File: flow/config.mk
export PLATFORM = sky130hd
export DESIGN_NAME = k580vm80a
export DESIGN_NICKNAME = k580vm80a
export VERILOG_FILES = /design/flow/design.v
export SDC_FILE = /design/flow/constraint.sdc
export NUM_CORES = 4
export LEC_CHECK = 0
export ABC_AREA = 1
export CAP_MARGIN = 20
export CORE_MARGIN = 2
export CORE_UTILIZATION = 68
export CTS_CLUSTER_SIZE = 29
export SETUP_SLACK_MARGIN = -0.27
export SLEW_MARGIN = 20
File: flow/design.v
`timescale 1ns / 1ns
module k580vm80a
(
   input         pin_clk,        
   input         pin_f1,         
   input         pin_f2,         
   input         pin_reset,      
   output [15:0] pin_a,          
   output  [7:0] pin_dout,       
   input   [7:0] pin_din,        
   output        pin_aena,       
   output        pin_dena,       
   input         pin_hold,      
   output        pin_hlda,      
   input         pin_ready,     
   output        pin_wait,      
   input         pin_int,       
   output        pin_inte,      
   output        pin_sync,      
   output        pin_dbin,      
   output        pin_wr_n
);
wire  [7:0]    d;
reg   [7:0]    db, di;
reg   [15:0]   a;
wire           clk, f1, f2;
reg            abufena, db_ena, db_stb, dbin_pin, dbinf2;
reg            reset;
wire           ready;
wire           dbin_ext;
reg            t851, t404, t382, t383, t712, t735, t773;
reg            hold, hlda_pin;
wire           hlda, h889;
reg            wr_n, t1124, t1011, sync;
wire           ready_int;
reg   [15:0]   r16_pc, r16_hl, r16_de, r16_bc, r16_sp, r16_wz, mxo;
wire  [15:0]   mxi;
wire           mxr0, mxr1, mxr2, mxr3, mxr4, mxr5;
wire           mxwh, mxwl, mxrh, mxrl, mxw16, mxwadr;
wire           dec16, inc16, iad16;
reg            xchg_dh, xchg_tt, t3144;
wire           t1460, t1467, t1513, t1514, t1519;
wire           sy_inta, sy_wo_n, sy_hlta, sy_out, sy_m1, sy_inp, sy_memr;
reg            sy_stack;
wire           thalt, twt2;
reg            t1, t2, tw, t3, t4, t5;
reg            t1f1, t2f1, twf1, t3f1, t4f1, t5f1;
reg            m1, m2, m3, m4, m5;
reg            m1f1, m2f1, m3f1, m4f1, m5f1;
wire           start, ms0, ms1, m836, m839, m871;
reg            eom, t789, t887, t953, t976, t980;
reg            intr, inta, inte, mstart, minta;
wire           irq;
reg   [7:0]    i;
reg            i25, i14, i03;
wire           imx, acc_sel;
wire           id_op, id_io, id_in, id_popsw, id_pupsw,
               id_nop, id_lxi, id_inx, id_inr, id_dcr, id_idr, id_mvi, id_dad,
               id_dcx, id_opa, id_idm, id_hlt, id_mov, id_opm, id_pop, id_rst,
               id_cxx, id_jxx, id_rxx, id_ret, id_jmp, id_opi, id_out, id_11x,
               id_rlc, id_rxc, id_rar, id_sha, id_daa, id_cma, id_stc, id_cmc,
               id_add, id_adc, id_sub, id_sbb, id_ana, id_xra, id_ora, id_cmp,
               id_lsax, id_mvim, id_shld, id_lhld, id_mvmr, id_mvrm, id_push,
               id_xthl, id_sphl, id_pchl, id_xchg, id_call, id_eidi, id_stlda;
wire           id80, id81, id82, id83, id84, id85, id86, id00, id01,
               id02, id03, id04, id05, id06, id07, id08, id09, id10;
wire           goto, jmpflag;
reg            jmptake, tree0, tree1, tree2;
reg            t2806, t2817, t2819, t3047, t2998, t3363, t3403, t3335, t3361;
reg   [7:0]    xr, r, acc;
wire  [7:0]    x, s, c;
wire           cl, ch, daa, daa_6x, daa_x6;
wire           a398;
reg            a327, a357, a358;
wire           alu_xout, alu_xwr, alu_xrd, alu_ald, alu_awr, alu_ard,
               alu_rld, alu_r00, alu_rwr, alu_srd, alu_zrd, alu_frd;
reg            psw_z, psw_s, psw_p, psw_c, psw_ac, tmp_c;
reg            t2222, t1375, t1497, t1698, t1668, t1780, t1993, t1994;
reg            psw_ld, psw_wr, t2046, t2133, t2175;
assign clk        = pin_clk;
assign f1         = pin_f1;
assign f2         = pin_f2;
assign pin_a      = a;
assign pin_aena   = abufena;
assign pin_dout   = db;
assign pin_dena   = db_ena;
assign dbin_ext = dbinf2;
assign d[7]    = ~reset & ~alu_zrd &
               ( dbin_ext & di[7]
               | mxrl & mxo[7]
               | mxrh & mxo[15]
               | t1f1 & sy_memr
               | alu_xrd & xr[7]
               | alu_ard & acc[7]
               | alu_frd & psw_s
               | alu_srd & s[7] );
assign d[6]    = ~reset & ~alu_zrd &
               ( dbin_ext & di[6]
               | mxrl & mxo[6]
               | mxrh & mxo[14]
               | t1f1 & sy_inp
               | alu_xrd & xr[6]
               | alu_ard & acc[6]
               | alu_frd & psw_z
               | alu_srd & s[6] );
assign d[5]    = ~reset & ~alu_zrd &
               ( dbin_ext & di[5]
               | mxrl & mxo[5]
               | mxrh & mxo[13]
               | t1f1 & sy_m1
               | alu_xrd & xr[5]
               | alu_ard & acc[5]
               | alu_frd & 1'b0
               | alu_srd & s[5] );
assign d[4]    = ~reset & ~alu_zrd &
               ( dbin_ext & di[4]
               | mxrl & mxo[4]
               | mxrh & mxo[12]
               | t1f1 & sy_out
               | alu_xrd & xr[4]
               | alu_ard & acc[4]
               | alu_frd & psw_ac
               | alu_srd & s[4] );
assign d[3]    = ~reset & ~alu_zrd &
               ( dbin_ext & di[3]
               | mxrl & mxo[3]
               | mxrh & mxo[11]
               | t1f1 & sy_hlta
               | alu_xrd & xr[3]
               | alu_ard & acc[3]
               | alu_frd & 1'b0
               | alu_srd & s[3] );
assign d[2]    = ~reset & ~alu_zrd &
               ( dbin_ext & di[2]
               | mxrl & mxo[2]
               | mxrh & mxo[10]
               | t1f1 & sy_stack
               | alu_xrd & xr[2]
               | alu_ard & acc[2]
               | alu_frd & psw_p
               | alu_srd & s[2] );
assign d[1]    = ~reset & ~alu_zrd &
               ( dbin_ext & di[1]
               | mxrl & mxo[1]
               | mxrh & mxo[9]
               | t1f1 & sy_wo_n
               | alu_xrd & xr[1]
               | alu_ard & acc[1]
               | alu_frd & 1'b1
               | alu_srd & s[1] );
assign d[0]    = ~reset & ~alu_zrd &
               ( dbin_ext & di[0]
               | mxrl & mxo[0]
               | mxrh & mxo[8]
               | t1f1 & sy_inta
               | alu_xrd & xr[0]
               | alu_ard & acc[0]
               | alu_frd & psw_c
               | alu_srd & s[0] );
always @(posedge clk)
begin
   if (f2 & db_stb) db <= d;
   if (f2) abufena <=  (~twt2 | ~thalt) & ~hlda_pin;
   if (f1) db_stb <= t1 | (~sy_wo_n & t2);
   if (f1) t851 <= t1 | (~sy_wo_n & (t2 | tw | t3));
   if (f2) db_ena <= ~reset & t851;
end
always @(posedge clk)
begin
   if (f1) t404  <= pin_reset;
   if (f2) reset <= t404;
end
assign pin_hlda = hlda_pin;
assign hlda = hold & (t773 | (t3 & sy_wo_n) | (~m1 & sy_hlta) | t735);
assign h889 = t2f1 | twf1;
always @(posedge clk)
begin
   if (f1)  t712 <= ~sy_wo_n & t3;
   if (f2)  t735 <= t712;
   if (~f2) t382 <= pin_hold;
   if (f2)  t383 <= ((~t382 & hold) | t383);  
   if (~f2) t383 <= 1'b0;
   if (f2)  t773 <= hlda_pin;
   if (f1)  hlda_pin <= hlda;
end
always @(posedge clk)
begin
   if (reset)
      hold <= 1'b0;
   else
      if (f2)
         begin
            if (t382)
               begin
                  if (~sy_inta & h889) hold <= 1'b1;
               end
            else
               hold <= 1'b0;
         end
end
assign pin_dbin   = dbin_pin;
assign pin_wr_n   = wr_n;
assign pin_sync   = sync;
always @(posedge clk)
begin
   dbinf2 <= (f2 | dbin_pin) & ((t1124 & (m1f1 | ~sy_hlta)) | dbinf2);
   if (dbin_pin) di <= pin_din;
   if (f2) dbin_pin <= t1124 & (m1f1 | ~sy_hlta);
   if (f2) sync <= ~ready_int & t1011;
   if (f1) t1011 <= t1 & ~reset;
   if (f1) t1124 <= (t2 | tw) & sy_wo_n;
   if (f1) wr_n <= ~(t3 | tw) | ready_int | sy_wo_n;
end
assign ready_int = (m4 | m5) & id_dad;
assign ready = ready_int | pin_ready;
assign pin_wait = twf1;
assign      t1467    = tree1 | (id04 & t4f1 & ~id_xthl);
assign      t1519    = tree2 | (id00 & t4f1 & ~id_xthl);
assign      mxi      = inc16 ? (a + 16'h0001)
                     : dec16 ? (a - 16'h0001)
                     : a;
assign      inc16    = iad16 & ~dec16;
assign      dec16    = iad16 & id05 & (t4f1 | t5f1 | m4f1 | m5f1);
assign      iad16    = ~(id00 & (t4f1 | t5f1)) & (~minta | m5 | t3144);
assign      mxw16    = t3403;
assign      mxwadr   = t3363 | (t4f1 & ~id_dad & ~id_hlt);
assign      t1513    = (t4f1 & id07) | t3335;
assign      t1514    = (t4f1 & id08) | t3361;
assign      mxrh     = t2998 | (id08 & t4f1 & ~i03);
assign      mxrl     = t3047 | (id08 & t4f1 & i03);
assign      mxwh     = t2817 | (t2806 & ~i03);
assign      mxwl     = t2819 | (t2806 & i03);
assign      mxr0     = tree0;
assign      mxr1     =  xchg_dh & (((t1513 | t1514) & (~i14 & i25)) | t1519)
                     | ~xchg_dh & (t1513 | t1514) & (i14 & ~i25);
assign      mxr2     =  xchg_dh & (t1513 | t1514) & (i14 & ~i25)
                     | ~xchg_dh & (((t1513 | t1514) & (~i14 & i25)) | t1519);
assign      mxr3     = (t1513 | t1514) & (~i14 & ~i25);
assign      mxr4     = t1467 | (t1513 & i14 & i25);
assign      mxr5     = ~(t1467 | t1513 | t1514 | t1519 | mxr0);
always @ (posedge clk)
begin
      if (f1) t3144 <= t4 | t5 | (m4 & ~id02);
      xchg_tt <= id_xchg & t2;
      xchg_dh <= ~reset & ((xchg_tt & ~(id_xchg & t2)) ? ~xchg_dh : xchg_dh);
end
always @ (*)
case ({mxr0, mxr1, mxr2, mxr3, mxr4, mxr5})
   6'b100000:  mxo = r16_pc;
   6'b010000:  mxo = r16_hl;
   6'b001000:  mxo = r16_de;
   6'b000100:  mxo = r16_bc;
   6'b000010:  mxo = r16_sp;
   6'b000001:  mxo = r16_wz;
   default:    mxo = 16'h0000;
endcase
always @ (posedge clk)
if (f2)
begin
   if (mxwadr) a <= mxo;
   if (mxw16)
      begin
         if (mxr0) r16_pc <= mxi;
         if (mxr1) r16_hl <= mxi;
         if (mxr2) r16_de <= mxi;
         if (mxr3) r16_bc <= mxi;
         if (mxr4) r16_sp <= mxi;
         if (mxr5) r16_wz <= mxi;
      end
   else
      begin
         if (mxwl)
            begin
               if (mxr0) r16_pc[7:0] <= d;
               if (mxr1) r16_hl[7:0] <= d;
               if (mxr2) r16_de[7:0] <= d;
               if (mxr3) r16_bc[7:0] <= d;
               if (mxr4) r16_sp[7:0] <= d;
               if (mxr5) r16_wz[7:0] <= d;
            end
         if (mxwh)
            begin
               if (mxr0) r16_pc[15:8] <= d;
               if (mxr1) r16_hl[15:8] <= d;
               if (mxr2) r16_de[15:8] <= d;
               if (mxr3) r16_bc[15:8] <= d;
               if (mxr4) r16_sp[15:8] <= d;
               if (mxr5) r16_wz[15:8] <= d;
            end
      end
end
assign sy_hlta = id_hlt;
assign sy_m1   = m1;
assign sy_inp  = m5 & id_in;
assign sy_out  = m5 & id_out;
assign sy_inta = inta;
assign sy_memr = sy_wo_n & ~sy_inp & ~minta;
assign sy_wo_n  = m1 | m2 | m3 | (((m4 & ~id86) | (m5 & ~id85)) & ~ready_int);
always @(posedge clk)
begin
   if (f1)
      begin
         sy_stack <= (t1 & t1460)
                   | (t3 & m3 & id_cxx & ~jmptake)
                   | (t5 & m1 & id_rxx & ~jmptake);
      end
end
assign twt2    = (t2f1 | twf1) & ~start;
assign thalt   = ~m1 & sy_hlta;
always @(posedge clk)
begin
   if (f1)
      begin
         t1f1 <= t1 & ~reset;  
         t2f1 <= t2;
         twf1 <= tw;
         t3f1 <= t3;
         t4f1 <= t4;
         t5f1 <= t5;
      end
   if (f2)
      begin
         t1 <= start;
         t2 <= ~start & t1f1;
         tw <= ~start & (t2f1 | twf1) & (~ready | thalt);
         t3 <= ~start & (t2f1 | twf1) &  ready & ~thalt;
         t4 <= ~start & t3f1 & ms0 & ~ms1;
         t5 <= ~start & t4f1 & ms0 & ~ms1;
      end
end
assign m836 = m1f1 & id82;
assign m839 = ~t976 | ~sy_hlta;
assign m871 = t789 | id81;
assign start = ~m839
             | t953
             | (eom & ~(hold & t887))
             | (f2 & ((~t382 & hold) | t383) & ~(twf1 | t3f1 | t4f1 | t5f1));
assign ms0 = ~reset & m839 & ~(sy_stack & ~t1f1) & ~(eom & ~m836);
assign ms1 = ~reset & m839 & ~(sy_stack & ~t1f1) & ~(m871 & ~m836) & eom;
always @(posedge clk)
begin
   if (f1)
      begin
         t789 <= (id84 & m3) | (id83 & ~id_mvim & m4) | m5;
         t887 <= hold;
         t953 <= reset;
         t976 <= t980 & m4;
         eom <= t5
              | t4 & m1 & id80
              | t3 & m2
              | t3 & m3
              | t3 & m4
              | t3 & m5 & ~id_xthl;
      end
   if (f2)
      begin
         t980 <= sy_inta;
      end
end
always @(posedge clk)
begin
   if (f1)
      begin
         m1f1 <= m1;
         m2f1 <= m2;
         m3f1 <= m3;
         m4f1 <= m4;
         m5f1 <= m5;
      end
   if (f2)
      begin
         m1 <= (~ms0 & ~ms1) | (~ms1 & m1f1);
         m2 <= (~ms0 | ~ms1) & ((ms0 & m2f1) | (ms1 & m1f1));
         m3 <= (ms0 & m3f1) | (ms1 & m2f1);
         m4 <= (ms0 & m4f1) | (ms1 & m3f1) | (ms0 & ms1);
         m5 <= (ms0 & m5f1) | (ms1 & m4f1);
      end
end
assign irq = intr & inte & ~reset & ~hold;
assign pin_inte = inte;
always @(posedge clk)
begin
   if (f2) intr <= pin_int;
   if (f2) mstart <= ~ms0 & ~ms1;
   if (sy_inta) minta <= 1;
   if (f1 & t1 & m1) minta <= 0;
end
always @(posedge clk or posedge reset)
begin
   if (reset)
      begin
         inta <= 0;
         inte <= 0;
      end
   else
      begin
         if (f1)
            begin
               if (irq & ((tw & sy_hlta) | (mstart & ~id_eidi))) inta <= 1;
               if (~intr | id_eidi | (t5 & id_rst)) inta <= 0;
            end
         if (f2)
            begin
               if (t1f1 & id_eidi) inte <= i[3];
               if (t1f1 & sy_inta) inte <= 0;
            end
      end
end
function cmp
(
   input [7:0] i,
   input [7:0] c,
   input [7:0] m
);
   cmp = &(~(i ^ c) | m);
endfunction
assign imx     = ~(id_op | (id_mov & t4));
assign acc_sel = imx ? (i[5:3] == 3'b111) : (i[2:0] == 3'b111);
assign jmpflag =    (psw_c &  i14 & ~i25)     
                  | (psw_p & ~i14 &  i25)     
                  | (psw_z & ~i14 & ~i25)     
                  | (psw_s &  i14 &  i25);    
always @(posedge clk)
begin
   if (~f2 & (reset | (m1 & t3))) i <= pin_din;
   if (f1)
      begin
         i25 <= imx ? i[5] : i[2];
         i14 <= imx ? i[4] : i[1];
         i03 <= imx ? i[3] : i[0];
      end
end
assign goto    = id_rst | id_jmp | id_call | (jmptake & (id_cxx | id_jxx));
assign t1460   = (t1 & ( (m2 & id00)
                      | (m3 & id00)
                      | (m4 & (id01 | id04))
                      | (m5 & (id01 | id04)))
               | t2 & ( (m2 & id00)
                      | (m4 & id01)
                      | (m5 & id01))
               | t3 & ( (m4 & (id04 | id_sphl)))
               | t5 & ( (m1 & (id04 | id_sphl)))) & ~(~jmptake & id_cxx & t5);
always @(posedge clk)
begin
   if (f2 & t4f1)
      begin
         jmptake <= i03 ? jmpflag : ~jmpflag;
      end
   if (f1)
      begin
         tree0 <= t1 & ( (m1 & ~goto)
                       | (m2 & ~id_xthl)
                       | (m3 & ~id_xthl)
                       | (m4 & id02))
                | t2 & (  m1
                       | (m2 & ~id_xthl)
                       | (m3 & ~id_xthl)
                       | (m4 & (id02 | id_rst | id_cxx | id_call))
                       | (m5 & (id_rst | id_cxx | id_call)))
                | t3 & ( (m4 & (id_ret | id_rxx))
                       | (m5 & (id_ret | id_rxx)))
                | t5 & id_pchl;
         tree1 <= t1460;
         tree2 <= t1 & ( (m4 & (id_mov | id_idr | id_op))
                       | (m5 & id08))
                | t2 & ( (m4 & (id_shld | id00 | id_dad))
                       | (m5 & (id_shld | id00 | id_dad)))
                | t3 & ( (m4 & (id_lhld | id_dad))
                       | (m5 & (id_lhld | id_dad)))
                | t5 & m5;
         t2806 <= id08 & ((t3 & m4) | (t5 & m1));
         t2817 <= reset | (t3 & (m1 | m3 | (m4 & id_io) | (m5 & id06)));
         t2819 <= reset | (t3 & (m2 | (m4 & id06) | (m5 & id_rst)));
         t3047 <= m4 & (t1 | t2) & id_dad
                | t2 & ((m4 & id_shld) | (m5 & id03));
         t2998 <= (t1 | t2) & m5 & id_dad
                | t2 & ((m5 & id_shld) | (m4 & id03));
         t3403 <= t2 & ( (m1 | m2)
                       | (m3 & ~id_xthl)
                       | ((m4 | m5) & ~id_dad & ~id09))
                | t3 & m4 & id09
                | t5 & (m5 | (m1 & ~id08));
         t3363 <= t1 & (m1 | m2 | m3 | ((m4 | m5) & ~id_hlt & ~id_dad));
         t3335 <= id07 & ((t1 & (m4 | m5)) | (t3 & (m2 | m3)) | t5);
         t3361 <= t1 & m4 & id_lsax
                | t2 & id10 & ~sy_wo_n
                | t3 & id10 & sy_wo_n & (m4 | m5)
                | t5 & id08 & m1;
      end
end
assign id_nop     = cmp(i, 8'b00xxx000, 8'b00111000);
assign id_lxi     = cmp(i, 8'b00xx0001, 8'b00110000);
assign id_lsax    = cmp(i, 8'b000xx010, 8'b00011000);
assign id_inx     = cmp(i, 8'b00xx0011, 8'b00110000);
assign id_inr     = cmp(i, 8'b00xxx100, 8'b00111000);
assign id_dcr     = cmp(i, 8'b00xxx101, 8'b00111000);
assign id_idr     = cmp(i, 8'b00xxx10x, 8'b00111001);
assign id_mvi     = cmp(i, 8'b00xxx110, 8'b00111000);
assign id_dad     = cmp(i, 8'b00xx1001, 8'b00110000);
assign id_dcx     = cmp(i, 8'b00xx1011, 8'b00110000);
assign id_opa     = cmp(i, 8'b00xxx111, 8'b00111000);
assign id_idm     = cmp(i, 8'b0011010x, 8'b00000001);
assign id_stlda   = cmp(i, 8'b0011x010, 8'b00001000);
assign id_mvim    = cmp(i, 8'b00110110, 8'b00000000);
assign id_shld    = cmp(i, 8'b00100010, 8'b00000000);
assign id_lhld    = cmp(i, 8'b00101010, 8'b00000000);
assign id_mvmr    = cmp(i, 8'b01110xxx, 8'b00000111) & ~id_hlt;
assign id_mvrm    = cmp(i, 8'b01xxx110, 8'b00111000) & ~id_hlt;
assign id_hlt     = cmp(i, 8'b01110110, 8'b00000000);
assign id_mov     = cmp(i, 8'b01xxxxxx, 8'b00111111);
assign id_op      = cmp(i, 8'b10xxxxxx, 8'b00111111);
assign id_opm     = cmp(i, 8'b10xxx110, 8'b00111000);
assign id_pop     = cmp(i, 8'b11xx0001, 8'b00110000);
assign id_push    = cmp(i, 8'b11xx0101, 8'b00110000);
assign id_rst     = cmp(i, 8'b11xxx111, 8'b00111000);
assign id_xthl    = cmp(i, 8'b11100011, 8'b00000000);
assign id_sphl    = cmp(i, 8'b11111001, 8'b00000000);
assign id_pchl    = cmp(i, 8'b11101001, 8'b00000000);
assign id_xchg    = cmp(i, 8'b11101011, 8'b00000000);
assign id_cxx     = cmp(i, 8'b11xxx100, 8'b00111000);
assign id_jxx     = cmp(i, 8'b11xxx010, 8'b00111000);
assign id_rxx     = cmp(i, 8'b11xxx000, 8'b00111000);
assign id_ret     = cmp(i, 8'b110x1001, 8'b00010000);
assign id_call    = cmp(i, 8'b11xx1101, 8'b00110000);
assign id_eidi    = cmp(i, 8'b1111x011, 8'b00001000);
assign id_jmp     = cmp(i, 8'b1100x011, 8'b00001000);
assign id_io      = cmp(i, 8'b1101x011, 8'b00001000);
assign id_opi     = cmp(i, 8'b11xxx110, 8'b00111000);
assign id_in      = cmp(i, 8'b11011011, 8'b00000000);
assign id_popsw   = cmp(i, 8'b11110001, 8'b00000000);
assign id_out     = cmp(i, 8'b11010011, 8'b00000000);
assign id_11x     = cmp(i, 8'b11xxxxxx, 8'b00111111);
assign id_pupsw   = cmp(i, 8'b11110101, 8'b00000000);
assign id_rxc     = ~i[5] & i[3] & id_opa;
assign id_sha     = ~i[5]        & id_opa;
assign id_rlc     = (i[5:3] == 3'b000) & id_opa;
assign id_rar     = (i[5:3] == 3'b011) & id_opa;
assign id_daa     = (i[5:3] == 3'b100) & id_opa;
assign id_cma     = (i[5:3] == 3'b101) & id_opa;
assign id_stc     = (i[5:3] == 3'b110) & id_opa;
assign id_cmc     = (i[5:3] == 3'b111) & id_opa;
assign id_add     = (i[5:3] == 3'b000) & (id_op | id_opi);
assign id_adc     = (i[5:3] == 3'b001) & (id_op | id_opi);
assign id_sub     = (i[5:3] == 3'b010) & (id_op | id_opi);
assign id_sbb     = (i[5:3] == 3'b011) & (id_op | id_opi);
assign id_ana     = (i[5:3] == 3'b100) & (id_op | id_opi);
assign id_xra     = (i[5:3] == 3'b101) & (id_op | id_opi);
assign id_ora     = (i[5:3] == 3'b110) & (id_op | id_opi);
assign id_cmp     = (i[5:3] == 3'b111) & (id_op | id_opi);
assign id80       = id_lxi  | id_pop   | id_opm  | id_idm  | id_dad
                  | id_xthl | id_xchg  | id_jxx  | id_ret  | id_eidi
                  | id_nop  | id_stlda | id_mvmr | id_mvrm | id_hlt
                  | id_opa  | id_mvim  | id_jmp  | id_io   | id_opi
                  | id_mvi  | id_lsax  | id_lhld | id_shld | id_op;
assign id81       = id_dcx  | id_inx   | id_sphl | id_pchl | id_xchg
                  | id_eidi | id_nop   | id_opa  | id_op   | id_mov
                  | (id_idr & ~id82);
assign id82       = id_pop  | id_push  | id_opm  | id_idm  | id_dad
                  | id_rst  | id_ret   | id_rxx  | id_mvrm | id_mvmr
                  | id_hlt  | id_mvim  | id_io   | id_opi  | id_mvi
                  | id_lsax;
assign id83       = id_opm  | id_stlda | id_mvmr | id_mvrm | id_opi
                  | id_mvi  | id_lsax;
assign id84       = id_lxi  | id_jxx   | id_jmp;
assign id85       = id_push | id_idm   | id_rst  | id_xthl | id_cxx
                  | id_call | id_mvim  | id_shld | (id_io & ~i[3]);
assign id86       = id_push | id_rst   | id_xthl | id_cxx  | id_call
                  | id_mvmr | id_shld  | (~i[3] & (id_lsax | id_stlda));
assign id00       = id_xthl   | id_pchl  | id_sphl;
assign id01       = id_pop    | id_rxx   | id_ret;
assign id02       = id_mvi    | id_opi   | id_io;
assign id03       = id_rst    | id_push  | id_xthl | id_cxx  | id_call;
assign id04       = id_rst    | id_push  | id_xthl | id_cxx  | id_call;
assign id05       = id_rst    | id_push  | id_xthl | id_cxx  | id_call | id_dcx;
assign id06       = id_pop    | id_rxx   | id_ret  | id_dad  | id_lhld | id_io;
assign id07       = id_dcx    | id_inx   | id_lxi  | id_dad;
assign id08       = id_mov    | id_mvi   | id_idr  | id_op;
assign id09       = id_rst    | id_push  | id_xthl | id_cxx  | id_call | id_shld;
assign id10       = id_pop    | id_push  | id_mvrm | id_mvi;
assign alu_xwr  =  (a327 | t4f1 & (id_rst | id_out | ~id_11x));
assign alu_xout = ~(id_sub | id_sbb | id_cmp | id_cma);
assign alu_xrd  = t1698 | a358;
assign x = alu_xout ? xr : ~xr;
assign alu_ald = t2222 & ( id_adc | id_add | id_daa | id_xra | id_sbb
                         | id_sub | id_ana | id_ora | id_sha | id_cma);
assign alu_ard = t1375 | a398;
assign alu_awr = t1497 | a357;
assign alu_r00 = id_dcr & t4f1;
assign alu_srd = t1668;
assign alu_rwr = t1780;
assign alu_rld = t4f1 & (id_sha | id_op | id_opi);
assign daa = id_daa & t4f1;
assign daa_x6 = (acc[3] & (acc[2] | acc[1])) | psw_ac;
assign daa_6x = ((acc[3] & (acc[2] | acc[1])) & acc[4] & acc[7])
              | (acc[7] & (acc[6] | acc[5])) | tmp_c;
assign s  = {7'b0000000, id_rlc & c[7]}
          | ((id_rxc | id_ora | id_ana | id_xra) ? 8'h00 : (x + r + cl))
          | (id_rxc  ? {ch, r[7:1]} : 8'h00)
          | (id_ora  ? (x | r) : 8'h00)
          | (id_ana  ? (x & r) : 8'h00)
          | (id_xra  ? (x ^ r) : 8'h00);
assign cl = tmp_c & ~id_daa & ~id_rlc & ~id_ora & ~id_xra & ~id_rxc;
assign ch = tmp_c & id_rar | r[0] & ~id_rar;
assign c[0] = (r[0] & x[0]) | (cl & (r[0] | x[0]));
assign c[1] = (r[1] & x[1]) | (c[0] & (r[1] | x[1]));
assign c[2] = (r[2] & x[2]) | (c[1] & (r[2] | x[2]));
assign c[3] = (r[3] & x[3]) | (c[2] & (r[3] | x[3]));
assign c[4] = (r[4] & x[4]) | (c[3] & (r[4] | x[4]));
assign c[5] = (r[5] & x[5]) | (c[4] & (r[5] | x[5]));
assign c[6] = (r[6] & x[6]) | (c[5] & (r[6] | x[6]));
assign c[7] = (r[7] & x[7]) | (c[6] & (r[7] | x[7]));
assign alu_frd = t2046;  
assign alu_zrd = m1f1 & t3f1;
assign a398 = t1993 & ((t1994 & id08) | id_opa | id_stlda | id_lsax | id_io);
always @(posedge clk)
begin
   if (f1)
      begin
         t1375 <= t2 & m4 & id_pupsw;
         t1497 <= t3 & m5 & id_popsw;
         t1698 <= t5 & m1 & ~id_inr & ~id_dcr
                | t3 & m5 & id_rst;
         t1668 <= t2 & m5 & (id_inr | id_dcr)
                | t3 & m5 & id_dad
                | t3 & m4 & id_dad
                | t5 & m1 & (id_inr | id_dcr);
         t1780 <= t3 & m1
                | t1 & (m4 | m5) & id_dad;
         t2222 <= (t2 & m1) | (t1 & m5);
         a327  <= t3 & m4 & ~(id_dad | id_out | id_rst)
                | t2 & (m4 | m5) & id_dad;
         a357  <= t3 & m5 & (id_io | id_mvim) & sy_wo_n
                | t3 & m4 & (id_stlda | id_lsax | id_mvmr) & sy_wo_n
                | acc_sel & id08 & (t5 & m1 | t3 & m4);
         a358  <= t2 &  ~sy_wo_n & (id_io | id_mvim | id_stlda | id_lsax | id_mvmr);
         psw_ld   <= t3 & m4 & id_popsw;
         psw_wr   <= t2 & m1 & (id_opi | id_inr | id_dcr | id_daa | id_op);
         t2046    <= t2 & m5 & id_pupsw;   
         t1993    <= t4 & m1;
         t1994    <= acc_sel;
         t2133    <= ~id_rxc & c[7];
         t2175    <= t3 & m1
                   | t2 & m5 & id_dad;
      end
end
always @(posedge clk)
begin
   if (f2)
      begin
         if (alu_xwr) xr <= id_rst ? (i & 8'b00111000) : d;
         if (alu_awr) acc <= d;
         if (alu_ald) acc <= s;
         if (alu_rld) r <= acc;
         if (alu_rwr) r <= d;
         if (alu_r00) r <= 8'hff;
         if (daa)
            begin
               r[1] <= daa_x6;
               r[2] <= daa_x6;
               r[5] <= daa_6x;
               r[6] <= daa_6x;
            end
         if (psw_ld)
            begin
               psw_c  <= d[0];  
               psw_p  <= d[2];
               psw_ac <= d[4];
               psw_z  <= d[6];
               psw_s  <= d[7];
            end
         if (psw_wr)
            begin
               psw_p  <= ~(^s);
               psw_ac <= (c[3] & ~id_xra & ~id_ora & ~id_rxc) | (id_ana & (x[3] | r[3]));
               psw_z  <= ~(|s);
               psw_s  <= s[7];
            end
         if (t2222)
            begin
               if (id_xra | id_stc | id_ora | id_ana | id_cmc)
                  psw_c <= ~tmp_c;
               if (id_cmp | id_sbb | id_sub)
                  psw_c <= ~(t2133 | id_rxc & x[0]);
               if (id_dad | id_sha | id_adc | id_add)
                  psw_c <= t2133 | id_rxc & x[0];
            end
         if (daa & daa_6x)
                  psw_c <= 1'b1;
         if (t2175)
            tmp_c <= psw_c;
         if (t4f1)
            begin
               if (id_sbb)
                  tmp_c <= ~psw_c;
               if (id_inr | id_ora | id_xra | id_ana | id_cmp | id_sub)
                  tmp_c <= 1'b1;
               if (id_dad | id_cma | id_dcr | id_add | id_stc)
                  tmp_c <= 1'b0;
            end
      end
end
endmodule
File: flow/constraint.sdc
create_clock -name core_clock -period 3.78 [get_ports {pin_clk}]
set_input_delay 0.7560 -clock core_clock [delete_from_list [all_inputs] [get_ports {pin_clk}]]
set_output_delay 0.7560 -clock core_clock [all_outputs]
set_load 0.01 [all_outputs]
File: flow/run.sh
#!/bin/bash
# the make line also repeats each setting of config.mk as NAME=value (left out here)
make -C /OpenROAD-flow-scripts/flow DESIGN_CONFIG=/design/flow/config.mk WORK_HOME=/design/flow/orfs CLKGATE_MAP_FILE= finish
==> flow_metrics.env, run 1 <==
# physical design summary
export IMPL_layout_area_overhead_vs_synth_pct=25.5
export IMPL_worst_hold_slack_ns=0.420
export IMPL_ys_warn_count=1
export IMPL_netlist_top_cells_area="sky130_fd_sc_hd__edfxtp_1 56%, sky130_fd_sc_hd__nand2_1 7.8%, sky130_fd_sc_hd__inv_1 5.5%, sky130_fd_sc_hd__nor2_1 3.9%, sky130_fd_sc_hd__o21ai_0 2.9%"
export IMPL_remaining_drc_errors=0
export IMPL_antenna_found_initial=0
export IMPL_detailroute_via_count=12900
export IMPL_place_hpwl_um=31300
export IMPL_edf_count=245
export IMPL_htreeDepth=1
export IMPL_yosys_area_share_adder=0.0230
export IMPL_crit_cells=27
export IMPL_min_to="t735"
export IMPL_rsz0062_at_grt="yes"
export IMPL_yosys_area_top_type_share=0.559
export IMPL_required_ns=4.06
export IMPL_synth_cellmix_simpleShare=0.190
export IMPL_fmax_mhz=225
export IMPL_floorplan_core_util=0.699
export IMPL_cp_slowest_stage_delay_ns=0.44
export IMPL_worst_setup_path_type="reg -> reg"
export IMPL_top_logic_kind="simple AND/OR/NAND/NOR gates"
export IMPL_endpoint="r[6]"
export IMPL_vias_in_the_first_global_route=11600
export IMPL_netlist_top_cell_by_area="sky130_fd_sc_hd__edfxtp_1"
export IMPL_synth_cell_area_mm2=0.0132
export IMPL_grt_remaining_overflow=0
export IMPL_clock_skew_final_ns=0.0348
export IMPL_net_sw_frac=0.298
export IMPL_hp_start="t712"
export IMPL_grt_total_usage=0.436
export IMPL_hold_violations=0
export IMPL_period_needed_ns=4.45
export IMPL_async_flop_share=0.00791
export IMPL_pwr_group_combinational_w=0.00163
export IMPL_yosys_stat_cells=1364
export IMPL_power_per_cell_area_mw_per_mm2=466
export IMPL_yosys_area_mm2=0.0132
export IMPL_clkSlewWorstSetupHoldPaths_ns=0.07
export IMPL_pwr_share_comb=0.212
export IMPL_synth_nets=1402
export IMPL_internal_power_w=0.00540
export IMPL_cts_made_buffers=25
export IMPL_p_clk_w=0.00254
export IMPL_run_status="failed layout checks"
export IMPL_crit_reg2reg_launch="i[4]"
export IMPL_crit_path_start_kind="flop"
export IMPL_dpl_worst_slack_ns=-0.683
export IMPL_floorplan_die_width_um=143
export IMPL_clock_latency_on_the_worst_skew_pair_ns=0.56
export IMPL_final_net_count=1645
export IMPL_clock_tree_root_cell="sky130_fd_sc_hd__clkbuf_16"
export IMPL_cp_max_fanout=3
export IMPL_synthesis_area_per_instance_um2=9.64
export IMPL_p_switching_w=0.00230
export IMPL_class_of_the_tightest_hold_or_removal_check="reg -> reg"
export IMPL_sequentialPower_w=0.00353
export IMPL_fin_ws_ns=-0.667
export IMPL_violatedChecks="negative setup slack"
export IMPL_grt_max_degree=31
export IMPL_most_common_cell="sky130_fd_sc_hd__nand2_1"
export IMPL_num_rows=50
export IMPL_worstReg2RegEnd="r[6]"
export IMPL_critical_path_data_arrival_time_ns=4.73
export IMPL_wire_length_of_the_first_global_routing_pass_um=66200
export IMPL_first_pass_iters=13
export IMPL_power_frac_seq=0.458
export IMPL_tritoncts_num_sinks=253
export IMPL_flop_cell="sky130_fd_sc_hd__edfxtp_1"
export IMPL_final_setup_fails=133
export IMPL_synth_cellmix_xorXnorShare=0.0153
export IMPL_ys_seq_elements=253
export IMPL_critPathMostFrequentCell="sky130_fd_sc_hd__nand2_2"
export IMPL_core_area_mm2=0.0188
export IMPL_fp_dieArea_mm2=0.0205
export IMPL_synth_compound_gate_area_share=0.128
export IMPL_hold_depth=0
export IMPL_routed_wirelength_um=49500
export IMPL_synthesis_instances=1364
export IMPL_final_period_utilization=1.18
export IMPL_fin_tns_setup_ns=-44.25
export IMPL_ys_top_cells_by_count="275 x sky130_fd_sc_hd__nand2_1, 245 x sky130_fd_sc_hd__edfxtp_1, 194 x sky130_fd_sc_hd__inv_1"
export IMPL_synth_distinct_cells=68
export IMPL_clk_path_buf_depth=3
export IMPL_vias_per_cell=6.84
export IMPL_leakagePower_nw=6.94
export IMPL_detail_route_antenna_diodes=0
export IMPL_cts_tree="done"
export IMPL_mux_share=0
export IMPL_detail_route_iter0_violations=2410
export IMPL_worst_r2r_cell_count=27
export IMPL_max_cap_violations=0
export IMPL_critical_path_endpoint_type="flop"
export IMPL_numPortBuffers=46
export IMPL_tightestPinTransition_ns=0.965
export IMPL_timing_final_max_slew_violations=0
export IMPL_crit_path_top_delay_cell="sky130_fd_sc_hd__edfxtp_1"
export IMPL_number_of_nets_with_antenna_violations_after_routing=0
export IMPL_relative_slew_slack=0.355
export IMPL_setup_worst_path_start="i[4]"
export IMPL_fillerInstances=865
export IMPL_r2r_setup_slack_ns=-0.67
export IMPL_cp_buffers_inverters=4
export IMPL_max_vdd_ir_drop_v=0.000418
export IMPL_rd_place_congestion=1.03
export IMPL_chipHeight_um=143
export IMPL_routedWlPerCell_um=26.2
export IMPL_power_frac_clock=0.330
export IMPL_synth_sequential_area_ratio=0.572
export IMPL_postCtsHoldBufs=0
export IMPL_finalPower_w=0.00770
export IMPL_largestPowerGroup="registers"
export IMPL_critPathTopFamily="AND-OR/OR-AND gates"
export IMPL_io_pins=47
export IMPL_openroad_warnings=38
==> repair_timing <==
item	4_1_cts	5_1_grt
setup buffers	21	27
resized	48	69
endpoints found under the setup margin	78	122
pin swaps	16	15
==> area by class of cell <==
class                           count  area (um2)  share of cell area
Timing Repair Buffer              241        1950               0.118
Inverter                          216         822              0.0498
Tap cell                          260         325              0.0197
Clock buffer                       32         652              0.0395
Clock inverter                     14         156             0.00947
Multi-Input combinational cell    870        5070               0.307
Sequential cell                   253        7530               0.456
==> metal layers <==
metal	routed length (um)	part of all wire	GRT usage	vias to the layer above
met5	0	0	0	-
met4	4330	0.088	0.216	0
met3	7430	0.15	0.102	421
met2	21900	0.44	0.692	1435
met1	15800	0.32	0.570	5838
li1	-	-	-	5208
==> per-stage QoR <==
step	utilization	std cells	area [um2]
2_1_floorplan	-	1364	13200
4_1_cts	0.854	1862	16100
5_1_grt	0.877	1886	16500
3_5_place_dp	0.795	1799	15000
3_3_place_gp	0.795	1799	15000
6_report	0.877	1886	16500
==> run 2, diff against run 1 <==
ABC_AREA = default   (was 1)
CORE_MARGIN = 5   (was 2)
CORE_UTILIZATION = 40   (was 68)
CTS_CLUSTER_SIZE = 56   (was 29)
GPL_TIMING_DRIVEN = 1   (was default)
MIN_ROUTING_LAYER = met2   (was default)
SETUP_SLACK_MARGIN = default   (was -0.27)
TNS_END_PERCENT = 40   (was default)
clock period = 3.88 ns   (was 3.78 ns; I/O delays follow)
==> run 2 against run 1 <==
Compared with the run above: fails the layout checks on design-rule violations, negative setup slack; clock-buffer cell count rose by 2; routed wire length rose by 15%; setup slack improved by 0.35 ns; first-iteration DRC count rose by 97%; critical path type unchanged.
==> flow_metrics.env, run 2 <==
# physical design summary
export IMPL_fillerInstances=3072
export IMPL_antenna_found_initial=0
export IMPL_core_area_mm2=0.0346
export IMPL_tightestPinTransition_ns=1.11
export IMPL_power_frac_clock=0.348
export IMPL_max_vdd_ir_drop_v=0.000355
export IMPL_synth_compound_gate_area_share=0.216
export IMPL_synth_cell_area_mm2=0.0141
export IMPL_p_clk_w=0.00287
export IMPL_cp_max_fanout=6
export IMPL_r2r_setup_slack_ns=-0.32
export IMPL_cp_buffers_inverters=7
export IMPL_period_needed_ns=4.20
export IMPL_numPortBuffers=46
export IMPL_synth_nets=1357
export IMPL_floorplan_die_width_um=198
export IMPL_synth_cellmix_xorXnorShare=0.0180
export IMPL_detailroute_via_count=17200
export IMPL_ys_warn_count=1
export IMPL_crit_cells=20
export IMPL_run_status="failed layout checks"
export IMPL_relative_slew_slack=0.259
export IMPL_layout_area_overhead_vs_synth_pct=30.9
export IMPL_net_sw_frac=0.306
export IMPL_detail_route_iter0_violations=4736
export IMPL_hold_depth=0
export IMPL_clock_latency_on_the_worst_skew_pair_ns=0.60
export IMPL_tritoncts_num_sinks=253
export IMPL_cts_tree="done"
export IMPL_cts_made_buffers=29
export IMPL_grt_total_usage=0.418
export IMPL_flop_cell="sky130_fd_sc_hd__edfxtp_1"
export IMPL_synthesis_area_per_instance_um2=10.7
export IMPL_violatedChecks="design-rule violations, negative setup slack"
export IMPL_routed_wirelength_um=56600
export IMPL_edf_count=245
export IMPL_power_per_cell_area_mw_per_mm2=447
export IMPL_htreeDepth=1
export IMPL_yosys_area_share_adder=0.0215
export IMPL_io_pins=47
export IMPL_largestPowerGroup="registers"
export IMPL_max_cap_violations=0
export IMPL_top_logic_kind="AND-OR/OR-AND gates"
export IMPL_synthesis_instances=1319
export IMPL_internal_power_w=0.00573
export IMPL_vias_per_cell=8.30
export IMPL_worst_r2r_cell_count=20
export IMPL_num_rows=68
export IMPL_crit_reg2reg_launch="i[6]"
export IMPL_yosys_area_mm2=0.0141
export IMPL_pwr_group_combinational_w=0.00195
export IMPL_netlist_top_cells_area="sky130_fd_sc_hd__edfxtp_1 52%, sky130_fd_sc_hd__nand2_1 3.8%, sky130_fd_sc_hd__a21oi_1 2.9%, sky130_fd_sc_hd__o21ai_0 2.9%, sky130_fd_sc_hd__nor2_1 2.8%"
export IMPL_final_net_count=1625
export IMPL_number_of_nets_with_antenna_violations_after_routing=0
export IMPL_openroad_warnings=37
export IMPL_async_flop_share=0.00791
export IMPL_pwr_share_comb=0.237
export IMPL_final_period_utilization=1.08
export IMPL_ys_top_cells_by_count="245 x sky130_fd_sc_hd__edfxtp_1, 141 x sky130_fd_sc_hd__nand2_1, 107 x sky130_fd_sc_hd__nor2_1"
export IMPL_netlist_top_cell_by_area="sky130_fd_sc_hd__edfxtp_1"
export IMPL_grt_max_degree=35
export IMPL_clkSlewWorstSetupHoldPaths_ns=0.07
export IMPL_clk_path_buf_depth=3
export IMPL_power_frac_seq=0.416
export IMPL_rd_place_congestion=1.08
export IMPL_crit_chain="buf_6, buf_4, inv_1, o21ai_2, buf_4, o221a_2, o21ai_4, fa_2, inv_2, fa_2, a21o_1, a21oi_4, nor3_1, a211oi_2, o2111a_1, o221ai_2, a21oi_2, buf_4, o2bb2ai_1, buf_4"
export IMPL_endpoint="r16_wz[12]"
export IMPL_hold_violations=0
export IMPL_synth_distinct_cells=99
export IMPL_critical_path_endpoint_type="flop"
export IMPL_timing_final_max_slew_violations=0
export IMPL_worst_setup_path_type="reg -> reg"
export IMPL_synth_sequential_area_ratio=0.534
export IMPL_setup_worst_path_start="i[6]"
export IMPL_p_switching_w=0.00252
export IMPL_chipHeight_um=198
export IMPL_critical_path_data_arrival_time_ns=4.53
export IMPL_fin_ws_ns=-0.318
export IMPL_sequentialPower_w=0.00343
export IMPL_clock_tree_root_cell="sky130_fd_sc_hd__clkbuf_16"
export IMPL_critPathMostFrequentCell="sky130_fd_sc_hd__buf_4"
export IMPL_leakagePower_nw=6.87
export IMPL_fmax_mhz=238
export IMPL_finalPower_w=0.00825
export IMPL_cp_slowest_stage_delay_ns=0.41
export IMPL_final_setup_fails=124
export IMPL_vias_in_the_first_global_route=18900
export IMPL_required_ns=4.21
export IMPL_min_to="t735"
export IMPL_mux_share=0.0125
export IMPL_wire_length_of_the_first_global_routing_pass_um=82900
export IMPL_yosys_stat_cells=1319
export IMPL_clock_skew_final_ns=0.0179
export IMPL_place_hpwl_um=40700
export IMPL_class_of_the_tightest_hold_or_removal_check="reg -> reg"
export IMPL_synth_cellmix_simpleShare=0.160
export IMPL_worst_hold_slack_ns=0.418
export IMPL_yosys_area_top_type_share=0.522
export IMPL_crit_path_start_kind="flop"
export IMPL_rsz0062_at_grt="yes"
export IMPL_floorplan_core_util=0.407
export IMPL_routedWlPerCell_um=27.4
export IMPL_crit_path_top_delay_cell="sky130_fd_sc_hd__edfxtp_1"
export IMPL_remaining_drc_errors=4
export IMPL_hp_start="t712"
export IMPL_grt_remaining_overflow=0
export IMPL_most_common_cell="sky130_fd_sc_hd__edfxtp_1"
export IMPL_ys_seq_elements=253
export IMPL_fp_dieArea_mm2=0.0391
export IMPL_worstReg2RegEnd="r16_wz[12]"
export IMPL_critPathTopFamily="AND-OR/OR-AND gates"
export IMPL_first_pass_iters=52
-- run 2: stage by stage --
stage / setup slack, ns / cells / instance area (um2) / util / TNS (ns)
2_1_floorplan: -0.479 / 1319 / 14200 / - / -10.84
3_3_place_gp: -0.347 / 1985 / 16700 / 0.481 / -29.40
3_5_place_dp: -0.421 / 1985 / 16700 / 0.481 / -35.30
4_1_cts: -0.134 / 2059 / 18200 / 0.525 / -4.70
5_1_grt: -0.482 / 2065 / 18400 / 0.533 / -39.06
6_report: -0.318 / 2070 / 18500 / 0.533 / -22.99
-- run 2: what timing repair did --
item | in CTS | in global routing
gates cloned | 0 | 0
hold buffers | 0 | 0
hold endpoints to repair | 0 | 0
setup endpoints to repair | 123 | 132
buffers inserted | 21 | 6
gates resized | 82 | 39
pin swaps | 43 | 10
-- run 2: metal layers --
| metal | wire (um) | vias to the layer above | share of wire | track usage |
|---|---|---|---|---|
| met5 | 924 | - | 0.016 | 0.215 |
| met2 | 24700 | 5043 | 0.44 | 0.468 |
| li1 | - | 5618 | - | - |
| met1 | 0 | 5632 | 0 | - |
| met4 | 6850 | 43 | 0.12 | 0.112 |
| met3 | 24100 | 840 | 0.43 | 0.583 |
-- run 2: area by class of cell --
type                            count  area, um2  area share
Antenna cell                        5       12.5    0.000678
Clock buffer                       34        744      0.0403
Clock inverter                     20        225      0.0122
Inverter                           54        203      0.0110
Multi-Input combinational cell    940       6710       0.363
Sequential cell                   253       7530       0.408
Tap cell                          455        569      0.0309
Timing Repair Buffer              309       2470       0.134
==> run 3, diff against run 2 <==
ABC_AREA = 1   (was default)
CAP_MARGIN = 35   (was 20)
CELL_PAD_IN_SITES_DETAIL_PLACEMENT = 0   (was default)
CELL_PAD_IN_SITES_GLOBAL_PLACEMENT = 2   (was default)
CORE_ASPECT_RATIO = 0.86   (was default)
CORE_MARGIN = 9   (was 5)
CORE_UTILIZATION = 25   (was 40)
CTS_CLUSTER_DIAMETER = 40   (was default)
CTS_CLUSTER_SIZE = 70   (was 56)
GPL_ROUTABILITY_DRIVEN = 1   (was default)
GPL_TIMING_DRIVEN = 0   (was 1)
MAX_ROUTING_LAYER = met5   (was default)
MIN_ROUTING_LAYER = default   (was met2)
PLACE_DENSITY_LB_ADDON = 0.21   (was default)
SETUP_SLACK_MARGIN = 0.71   (was default)
TNS_END_PERCENT = 15   (was 40)
clock period = 8.76 ns   (was 3.88 ns; I/O delays follow)
==> run 3 against run 2 <==
Compared with the run above: the run now finishes clean; first-iteration DRC count decreased by 80%; cell count up 5.3%; largest cell class unchanged; sequential cell count unchanged; synthesized area is 6.7% lower; register-to-register slack better by 3.2 ns; final area shrank 13%; critical path depth rose by 9; largest power group is now clock; highest routed layer is now met4; global-route usage is 26 points lower; hold slack worse by 0.0048 ns; sequential power is 56% lower; critical path type unchanged.
==> flow_metrics.env, run 3 <==
# physical design summary
export IMPL_hold_depth=0
export IMPL_final_setup_fails=0
export IMPL_netlist_top_cell_by_area="sky130_fd_sc_hd__edfxtp_1"
export IMPL_pwr_group_combinational_w=0.000539
export IMPL_htreeDepth=2
export IMPL_clock_tree_root_cell="sky130_fd_sc_hd__clkbuf_16"
export IMPL_vias_per_cell=4.83
export IMPL_ys_seq_elements=253
export IMPL_required_ns=9.06
export IMPL_worst_hold_slack_ns=0.413
export IMPL_tritoncts_num_sinks=253
export IMPL_fin_tns_setup_ns=0
export IMPL_detail_route_antenna_diodes=0
export IMPL_worstReg2RegEnd="r16_sp[14]"
export IMPL_num_rows=77
export IMPL_worst_setup_path_type="reg -> reg"
export IMPL_worst_r2r_cell_count=29
export IMPL_internal_power_w=0.00272
export IMPL_route_met2_wl_um=20500
export IMPL_critPathMostFrequentCell="sky130_fd_sc_hd__a21oi_1"
export IMPL_max_cap_violations=0
export IMPL_critical_path_endpoint_type="flop"
export IMPL_yosys_area_top_type_share=0.559
export IMPL_edf_count=245
export IMPL_clk_path_buf_depth=3
export IMPL_p_switching_w=0.00110
export IMPL_synthesis_area_per_instance_um2=9.64
export IMPL_met3_wirelength_um=2860
export IMPL_ys_top_cells_by_count="275 x sky130_fd_sc_hd__nand2_1, 245 x sky130_fd_sc_hd__edfxtp_1, 194 x sky130_fd_sc_hd__inv_1"
export IMPL_layout_area_overhead_vs_synth_pct=22.4
export IMPL_endpoint="r16_sp[14]"
export IMPL_period_needed_ns=5.86
export IMPL_post_cts_setup_buffer_count=0
export IMPL_crit_path_start_kind="flop"
export IMPL_number_of_nets_with_antenna_violations_after_routing=0
export IMPL_postCtsHoldBufs=0
export IMPL_netlist_top_cells_area="sky130_fd_sc_hd__edfxtp_1 56%, sky130_fd_sc_hd__nand2_1 7.8%, sky130_fd_sc_hd__inv_1 5.5%, sky130_fd_sc_hd__nor2_1 3.9%, sky130_fd_sc_hd__o21ai_0 2.9%"
export IMPL_chipHeight_um=231
export IMPL_most_common_cell="sky130_fd_sc_hd__nand2_1"
export IMPL_synth_distinct_cells=68
export IMPL_floorplan_die_width_um=265
export IMPL_cts_repair_resized=0
export IMPL_top_logic_kind="simple AND/OR/NAND/NOR gates"
export IMPL_vias_in_the_first_global_route=10400
export IMPL_detailroute_via_count=10500
export IMPL_net_sw_frac=0.288
export IMPL_power_frac_seq=0.395
export IMPL_r2r_setup_slack_ns=2.90
export IMPL_routedWlPerCell_um=22.5
export IMPL_fp_dieArea_mm2=0.0612
export IMPL_mux_share=0
export IMPL_hold_violations=0
export IMPL_wire_length_of_the_first_global_routing_pass_um=71800
export IMPL_numPortBuffers=46
export IMPL_yosys_area_share_adder=0.0230
export IMPL_drt_met1_wl_um=24400
export IMPL_hp_start="t404"
export IMPL_cp_max_fanout=9
export IMPL_detail_route_iter0_violations=947
export IMPL_finalPower_w=0.00382
export IMPL_class_of_the_tightest_hold_or_removal_check="reg -> reg"
export IMPL_grt_total_usage=0.158
export IMPL_tightestPinTransition_ns=0.877
export IMPL_grt_remaining_overflow=0
export IMPL_first_pass_iters=5
export IMPL_io_pins=47
export IMPL_final_period_utilization=0.669
export IMPL_synth_sequential_area_ratio=0.572
export IMPL_sequentialPower_w=0.00151
export IMPL_final_net_count=1510
export IMPL_critical_path_data_arrival_time_ns=6.15
export IMPL_synth_nets=1402
export IMPL_place_hpwl_um=38300
export IMPL_clock_latency_on_the_worst_skew_pair_ns=0.57
export IMPL_min_to="reset"
export IMPL_crit_cells=29
export IMPL_synth_compound_gate_area_share=0.128
export IMPL_rsz0062_at_grt="no"
export IMPL_clkSlewWorstSetupHoldPaths_ns=0.06
export IMPL_yosys_stat_cells=1364
export IMPL_antenna_found_initial=0
export IMPL_leakagePower_nw=6.38
export IMPL_max_vdd_ir_drop_v=0.000139
export IMPL_power_frac_clock=0.464
export IMPL_pwr_share_comb=0.141
export IMPL_timing_final_max_slew_violations=0
export IMPL_synth_cellmix_xorXnorShare=0.0153
export IMPL_setup_worst_path_start="i[7]"
export IMPL_flop_cell="sky130_fd_sc_hd__edfxtp_1"
export IMPL_rd_place_congestion=0.899
export IMPL_run_status="no timing/DRC/antenna violations"
export IMPL_openroad_warnings=34
export IMPL_ys_warn_count=1
export IMPL_cp_slowest_stage_delay_ns=0.49
export IMPL_routed_wirelength_um=49100
export IMPL_cts_tree="done"
export IMPL_cp_buffers_inverters=6
export IMPL_fmax_mhz=171
export IMPL_synth_cell_area_mm2=0.0132
export IMPL_async_flop_share=0.00791
export IMPL_remaining_drc_errors=0
export IMPL_critPathTopFamily="AND-OR/OR-AND gates"
export IMPL_grt_max_degree=35
export IMPL_crit_path_top_delay_cell="sky130_fd_sc_hd__edfxtp_1"
export IMPL_route_top_layer_used="met4"
export IMPL_synth_cellmix_simpleShare=0.190
export IMPL_crit_reg2reg_launch="i[7]"
export IMPL_cts_made_buffers=44
export IMPL_clock_skew_final_ns=0.0311
export IMPL_synthesis_instances=1364
export IMPL_largestPowerGroup="clock"
export IMPL_core_area_mm2=0.0517
export IMPL_power_per_cell_area_mw_per_mm2=237
export IMPL_yosys_area_mm2=0.0132
export IMPL_floorplan_core_util=0.254
export IMPL_relative_slew_slack=0.410
export IMPL_p_clk_w=0.00177
run 3: metrics by stage:
| stage | setup WS (ns) | area, um2 | utilization | std cells |
|---|---|---|---|---|
| after floorplan | 4.67 | 13200 | - | 1364 |
| after global placement | 2.39 | 14500 | 0.279 | 2081 |
| after detailed placement | 2.70 | 14500 | 0.281 | 2090 |
| after CTS | 2.64 | 16100 | 0.310 | 2172 |
| after global routing | 2.46 | 16100 | 0.311 | 2179 |
| final | 2.90 | 16100 | 0.311 | 2179 |
run 3: routing by layer:
layer	track usage	vias up
met3	0.0239	74
met2	0.230	337
li1	-	4969
met5	0	-
met1	0.238	5138
met4	0.0463	0
run 3: area by class of cell:
class | instances | area, um2
inverters | 216 | 812
repair buffers | 62 | 581
clock inverters | 33 | 353
clock buffers | 49 | 1170
fillers | 5322 | 35600
multi-input cells | 870 | 4690
flip-flops and latches | 253 | 7530
plain buffers | 25 | 133
well taps | 671 | 840
==> run 4, diff against run 3 <==
CELL_PAD_IN_SITES_GLOBAL_PLACEMENT = 3   (was 2)
CORE_ASPECT_RATIO = default   (was 0.86)
CTS_CLUSTER_SIZE = default   (was 70)
GPL_ROUTABILITY_DRIVEN = 0   (was 1)
SLEW_MARGIN = 35   (was 20)
clock period = 5.18 ns   (was 8.76 ns; I/O delays follow)
==> run 4 against run 3 <==
Compared with the run above: cell count rose by 2.4%; via count rose by 0.75%; combinational power rose by 95%; hold slack improved by 0.011 ns; still clean; first-iteration DRC count fell by 24%; total power rose by 75%; fmax rose by 36%; die size barely moved.
==> flow_metrics.env, run 4 <==
# physical design summary
export IMPL_critical_path_endpoint_type="flop"
export IMPL_final_period_utilization=0.832
export IMPL_clock_tree_root_cell="sky130_fd_sc_hd__clkbuf_16"
export IMPL_leakagePower_nw=6.72
export IMPL_crit_path_top_delay_cell="sky130_fd_sc_hd__edfxtp_1"
export IMPL_grt_max_degree=36
export IMPL_tritoncts_num_sinks=253
export IMPL_fp_dieArea_mm2=0.0612
export IMPL_yosys_area_top_type_share=0.559
export IMPL_relative_slew_slack=0.394
export IMPL_routed_wirelength_um=51400
export IMPL_clock_latency_on_the_worst_skew_pair_ns=0.59
export IMPL_floorplan_core_util=0.254
export IMPL_antenna_found_initial=0
export IMPL_numPortBuffers=46
export IMPL_cp_slowest_stage_delay_ns=0.51
export IMPL_critical_path_data_arrival_time_ns=4.60
export IMPL_crit_reg2reg_launch="i[0]"
export IMPL_first_pass_iters=5
export IMPL_fmax_mhz=232
export IMPL_hold_violations=0
export IMPL_vias_in_the_first_global_route=10700
export IMPL_core_area_mm2=0.0517
export IMPL_pwr_share_comb=0.157
export IMPL_r2r_setup_slack_ns=0.87
export IMPL_num_rows=83
export IMPL_route_met2_wl_um=24900
export IMPL_critPathMostFrequentCell="sky130_fd_sc_hd__a21oi_2"
export IMPL_io_pins=47
export IMPL_synth_nets=1402
export IMPL_routedWlPerCell_um=23.0
export IMPL_power_per_cell_area_mw_per_mm2=392
export IMPL_openroad_warnings=36
export IMPL_grt_total_usage=0.168
export IMPL_p_switching_w=0.00201
export IMPL_detailroute_via_count=10600
export IMPL_crit_path_start_kind="flop"
export IMPL_synthesis_area_per_instance_um2=9.64
export IMPL_vias_per_cell=4.75
export IMPL_critPathTopFamily="AND-OR/OR-AND gates"
export IMPL_synth_sequential_area_ratio=0.572
export IMPL_yosys_area_mm2=0.0132
export IMPL_synthesis_instances=1364
export IMPL_yosys_stat_cells=1364
export IMPL_netlist_top_cell_by_area="sky130_fd_sc_hd__edfxtp_1"
export IMPL_detail_route_antenna_diodes=0
export IMPL_ys_warn_count=1
export IMPL_setup_worst_path_start="i[0]"
export IMPL_timing_final_max_slew_violations=0
export IMPL_cp_max_fanout=6
export IMPL_largestPowerGroup="clock"
export IMPL_net_sw_frac=0.300
export IMPL_postCtsHoldBufs=0
export IMPL_top_logic_kind="simple AND/OR/NAND/NOR gates"
export IMPL_chipHeight_um=247
export IMPL_seq_area_mm2=0.00753
export IMPL_pwr_group_combinational_w=0.00105
export IMPL_met3_wirelength_um=1870
export IMPL_remaining_drc_errors=0
export IMPL_synth_cell_area_mm2=0.0132
export IMPL_cp_buffers_inverters=6
export IMPL_htreeDepth=2
export IMPL_period_needed_ns=4.31
export IMPL_cts_tree="done"
export IMPL_wire_length_of_the_first_global_routing_pass_um=74800
export IMPL_clock_skew_final_ns=0.0247
export IMPL_clkSlewWorstSetupHoldPaths_ns=0.05
export IMPL_mux_share=0
export IMPL_fin_tns_setup_ns=0
export IMPL_cts_made_buffers=49
export IMPL_grt_remaining_overflow=0
export IMPL_netlist_top_cells_area="sky130_fd_sc_hd__edfxtp_1 56%, sky130_fd_sc_hd__nand2_1 7.8%, sky130_fd_sc_hd__inv_1 5.5%, sky130_fd_sc_hd__nor2_1 3.9%, sky130_fd_sc_hd__o21ai_0 2.9%"
export IMPL_final_setup_fails=0
export IMPL_async_flop_share=0.00791
export IMPL_hp_start="t404"
export IMPL_place_hpwl_um=39400
export IMPL_detail_route_iter0_violations=715
export IMPL_power_frac_seq=0.383
export IMPL_synth_cellmix_simpleShare=0.190
export IMPL_hold_depth=0
export IMPL_worst_setup_path_type="reg -> reg"
export IMPL_layout_area_overhead_vs_synth_pct=29.6
export IMPL_yosys_area_share_adder=0.0230
export IMPL_sequentialPower_w=0.00256
export IMPL_synth_compound_gate_area_share=0.128
export IMPL_min_to="reset"
export IMPL_internal_power_w=0.00467
export IMPL_worst_r2r_cell_count=26
export IMPL_worstReg2RegEnd="psw_p"
export IMPL_design_area_mm2=0.0170
export IMPL_p_clk_w=0.00307
export IMPL_ys_top_cells_by_count="275 x sky130_fd_sc_hd__nand2_1, 245 x sky130_fd_sc_hd__edfxtp_1, 194 x sky130_fd_sc_hd__inv_1"
export IMPL_most_common_cell="sky130_fd_sc_hd__nand2_1"
export IMPL_required_ns=5.47
export IMPL_max_cap_violations=0
export IMPL_finish_utilization=0.330
export IMPL_run_status="no timing/DRC/antenna violations"
export IMPL_final_comb_area_mm2=0.00522
export IMPL_fillerInstances=5363
export IMPL_tightestPinTransition_ns=0.898
export IMPL_drt_met1_wl_um=23400
export IMPL_power_frac_clock=0.460
export IMPL_class_of_the_tightest_hold_or_removal_check="reg -> reg"
export IMPL_endpoint="psw_p"
export IMPL_final_net_count=1548
export IMPL_clk_path_buf_depth=3
export IMPL_route_top_layer_used="met4"
export IMPL_flop_cell="sky130_fd_sc_hd__edfxtp_1"
export IMPL_synth_cellmix_xorXnorShare=0.0153
export IMPL_worst_hold_slack_ns=0.424
export IMPL_synth_distinct_cells=68
export IMPL_post_dp_cell_area_mm2=0.0145
export IMPL_number_of_nets_with_antenna_violations_after_routing=0
export IMPL_max_vdd_ir_drop_v=0.000215
export IMPL_crit_cells=26
export IMPL_rsz0062_at_grt="yes"
export IMPL_ys_seq_elements=253
export IMPL_edf_count=245
export IMPL_floorplan_die_width_um=247
==> run 4: cell type report <==
| class | instances | share of cell area |
|---|---|---|
| tap | 680 | 0.0499 |
| buffer | 25 | 0.00895 |
| sequential | 253 | 0.442 |
| clock buffer | 54 | 0.0743 |
| clock inverter | 38 | 0.0203 |
| timing repair buffer | 95 | 0.0504 |
| multi-input combinational | 870 | 0.306 |
| inverter | 216 | 0.0487 |
==> run 4: metrics by stage <==
stage	worst slack, ns	power [W]	std cells
3_5_place_dp	-0.785	0.00351	2092
6_report	0.871	0.00668	2231
2_1_floorplan	1.09	0.00308	1364
3_3_place_gp	-0.916	0.00351	2090
4_1_cts	0.592	0.00669	2224
5_1_grt	0.654	0.00695	2231
==> run 4: repair_timing <==
action | in CTS | in global routing
gates resized | 94 | 53
pin swaps | 20 | 20
gates cloned | 0 | 0
setup buffers | 40 | 7
setup endpoints to repair | 123 | 106
==> run 4: layer usage <==
layer	track usage	up-vias
li1	-	5041
met4	0.0462	0
met2	0.281	232
met5	0	-
met3	0.0266	73
met1	0.221	5251
==> run 5, diff against run 4 <==
ABC_AREA = default   (was 1)
CAP_MARGIN = 40   (was 35)
CELL_PAD_IN_SITES_DETAIL_PLACEMENT = default   (was 0)
CELL_PAD_IN_SITES_GLOBAL_PLACEMENT = default   (was 3)
CORE_MARGIN = 5   (was 9)
CORE_UTILIZATION = 40   (was 25)
CTS_CLUSTER_DIAMETER = default   (was 40)
CTS_CLUSTER_SIZE = 56   (was default)
GPL_ROUTABILITY_DRIVEN = default   (was 0)
GPL_TIMING_DRIVEN = 1   (was 0)
MAX_ROUTING_LAYER = default   (was met5)
MIN_ROUTING_LAYER = met2   (was default)
PLACE_DENSITY_LB_ADDON = default   (was 0.21)
SETUP_SLACK_MARGIN = default   (was 0.71)
SLEW_MARGIN = 0   (was 35)
TNS_END_PERCENT = 35   (was 15)
clock period = 3.88 ns   (was 5.18 ns; I/O delays follow)
==> run 5 against run 4 <==
Compared with the run above: now fails the layout checks on negative setup slack; cell count down 6.5%; final area up 9.3%; synthesized area up 7.2%; sequential power up 34%; utilization up 21 points; routed wire length up 13%; combinational power up about 90%; critical path depth down 5; first-iteration DRC count rose to 7.4 times the previous value; critical path type unchanged.
==> flow_metrics.env, run 5 <==
# physical design summary
export IMPL_netlist_top_cells_area="sky130_fd_sc_hd__edfxtp_1 52%, sky130_fd_sc_hd__nand2_1 3.8%, sky130_fd_sc_hd__a21oi_1 2.9%, sky130_fd_sc_hd__o21ai_0 2.9%, sky130_fd_sc_hd__nor2_1 2.8%"
export IMPL_edf_count=245
export IMPL_min_to="t735"
export IMPL_leakagePower_nw=6.99
export IMPL_clock_tree_root_cell="sky130_fd_sc_hd__clkbuf_16"
export IMPL_required_ns=4.20
export IMPL_detail_route_iter0_violations=5303
export IMPL_clk_path_buf_depth=3
export IMPL_p_clk_w=0.00279
export IMPL_synth_compound_gate_area_share=0.216
export IMPL_synth_sequential_area_ratio=0.534
export IMPL_power_per_cell_area_mw_per_mm2=442
export IMPL_crit_cells=21
export IMPL_synth_cell_area_mm2=0.0141
export IMPL_fmax_mhz=234
export IMPL_tritoncts_num_sinks=253
export IMPL_grt_remaining_overflow=0
export IMPL_floorplan_die_width_um=198
export IMPL_pwr_group_combinational_w=0.00200
export IMPL_final_instance_count_excl_fill=2085
export IMPL_synth_nets=1357
export IMPL_crit_reg2reg_launch="i[2]"
export IMPL_synth_cellmix_xorXnorShare=0.0180
export IMPL_cp_max_fanout=6
export IMPL_fp_dieArea_mm2=0.0391
export IMPL_ys_top_cells_by_count="245 x sky130_fd_sc_hd__edfxtp_1, 141 x sky130_fd_sc_hd__nand2_1, 107 x sky130_fd_sc_hd__nor2_1"
export IMPL_cp_slowest_stage_delay_ns=0.46
export IMPL_clock_skew_final_ns=0.0146
export IMPL_final_net_count=1643
export IMPL_critPathTopFamily="AND-OR/OR-AND gates"
export IMPL_sequentialPower_w=0.00343
export IMPL_fin_ws_ns=-0.400
export IMPL_worst_hold_slack_ns=0.419
export IMPL_numPortBuffers=46
export IMPL_run_status="failed layout checks"
export IMPL_crit_path_top_delay_cell="sky130_fd_sc_hd__edfxtp_1"
export IMPL_hold_depth=0
export IMPL_final_period_utilization=1.10
export IMPL_io_pins=47
export IMPL_worst_r2r_cell_count=21
export IMPL_flop_cell="sky130_fd_sc_hd__edfxtp_1"
export IMPL_setup_worst_path_start="i[2]"
export IMPL_yosys_stat_cells=1319
export IMPL_synthesis_instances=1319
export IMPL_ys_warn_count=1
export IMPL_worstReg2RegEnd="r16_wz[9]"
export IMPL_period_needed_ns=4.28
export IMPL_final_setup_fails=128
export IMPL_r2r_setup_slack_ns=-0.40
export IMPL_crit_path_start_kind="flop"
export IMPL_cts_made_buffers=29
export IMPL_netlist_top_cell_by_area="sky130_fd_sc_hd__edfxtp_1"
export IMPL_met1_usage=0
export IMPL_internal_power_w=0.00569
export IMPL_mux_share=0.0125
export IMPL_yosys_area_share_adder=0.0215
export IMPL_top_logic_kind="AND-OR/OR-AND gates"
export IMPL_synthesis_area_per_instance_um2=10.7
export IMPL_vias_in_the_first_global_route=19300
export IMPL_clock_latency_on_the_worst_skew_pair_ns=0.59
export IMPL_largestPowerGroup="registers"
export IMPL_yosys_area_top_type_share=0.522
export IMPL_finish_utilization=0.538
export IMPL_max_vdd_ir_drop_v=0.000376
export IMPL_pwr_share_comb=0.243
export IMPL_crit_chain="buf_6, and3b_2, o21ai_2, buf_4, nor2_4, nand2_2, o21ai_4, xor2_2, buf_4, ha_1, buf_4, o21ai_0, o21ai_0, a222oi_1, buf_4, o21ai_1, a21oi_2, o211ai_1, a221oi_2, o2bb2ai_1, buf_4"
export IMPL_core_area_mm2=0.0346
export IMPL_routedWlPerCell_um=27.8
export IMPL_htreeDepth=1
export IMPL_hp_start="t712"
export IMPL_synth_cellmix_simpleShare=0.160
export IMPL_rd_place_congestion=1.08
export IMPL_relative_slew_slack=0.266
export IMPL_max_cap_violations=0
export IMPL_finalPower_w=0.00823
export IMPL_place_detailed_instances=1987
export IMPL_num_rows=68
export IMPL_class_of_the_tightest_hold_or_removal_check="reg -> reg"
export IMPL_synth_distinct_cells=99
export IMPL_grt_total_usage=0.427
export IMPL_wire_length_of_the_first_global_routing_pass_um=85100
export IMPL_clkSlewWorstSetupHoldPaths_ns=0.06
export IMPL_violatedChecks="negative setup slack"
export IMPL_remaining_drc_errors=0
export IMPL_openroad_warnings=37
export IMPL_chipHeight_um=198
export IMPL_postCtsHoldBufs=0
export IMPL_critPathMostFrequentCell="sky130_fd_sc_hd__buf_4"
export IMPL_cp_buffers_inverters=6
export IMPL_antenna_found_initial=0
export IMPL_rsz0062_at_grt="yes"
export IMPL_worst_setup_path_type="reg -> reg"
export IMPL_tightestPinTransition_ns=1.10
export IMPL_layout_area_overhead_vs_synth_pct=32.2
export IMPL_endpoint="r16_wz[9]"
export IMPL_vias_per_cell=8.34
export IMPL_cts_tree="done"
export IMPL_power_frac_seq=0.417
export IMPL_critical_path_endpoint_type="flop"
export IMPL_floorplan_core_util=0.407
export IMPL_grt_util_met2=0.485
export IMPL_critical_path_data_arrival_time_ns=4.60
## run 5: repair_timing
item / CTS / global route
resized: 76 / 67
pin swaps: 46 / 30
buffers inserted: 22 / 22
setup endpoints to repair: 124 / 133
## run 5: metrics by stage
step	cell area, um2	setup slack (ns)
after floorplan	14200	-0.479
after global placement	16700	-0.347
after detailed placement	16700	-0.459
after CTS	18200	-0.145
after global routing	18600	-0.476
final	18600	-0.400
## run 5: area by class of cell
class,instances,area (um2)
Antenna cell,3,7.51
Clock buffer,36,792
Clock inverter,17,154
Fill cell,3001,16000
Inverter,54,203
Multi-Input combinational cell,940,6760
Sequential cell,253,7530
Tap cell,455,569
Timing Repair Buffer,327,2630
## run 5: per-layer routing
layer	vias up	routed length [um]
met2	5187	25300
met3	897	24700
li1	5643	-
met4	16	7470
met1	5656	0
met5	-	460
Power is estimated from default activity; no workload was simulated.
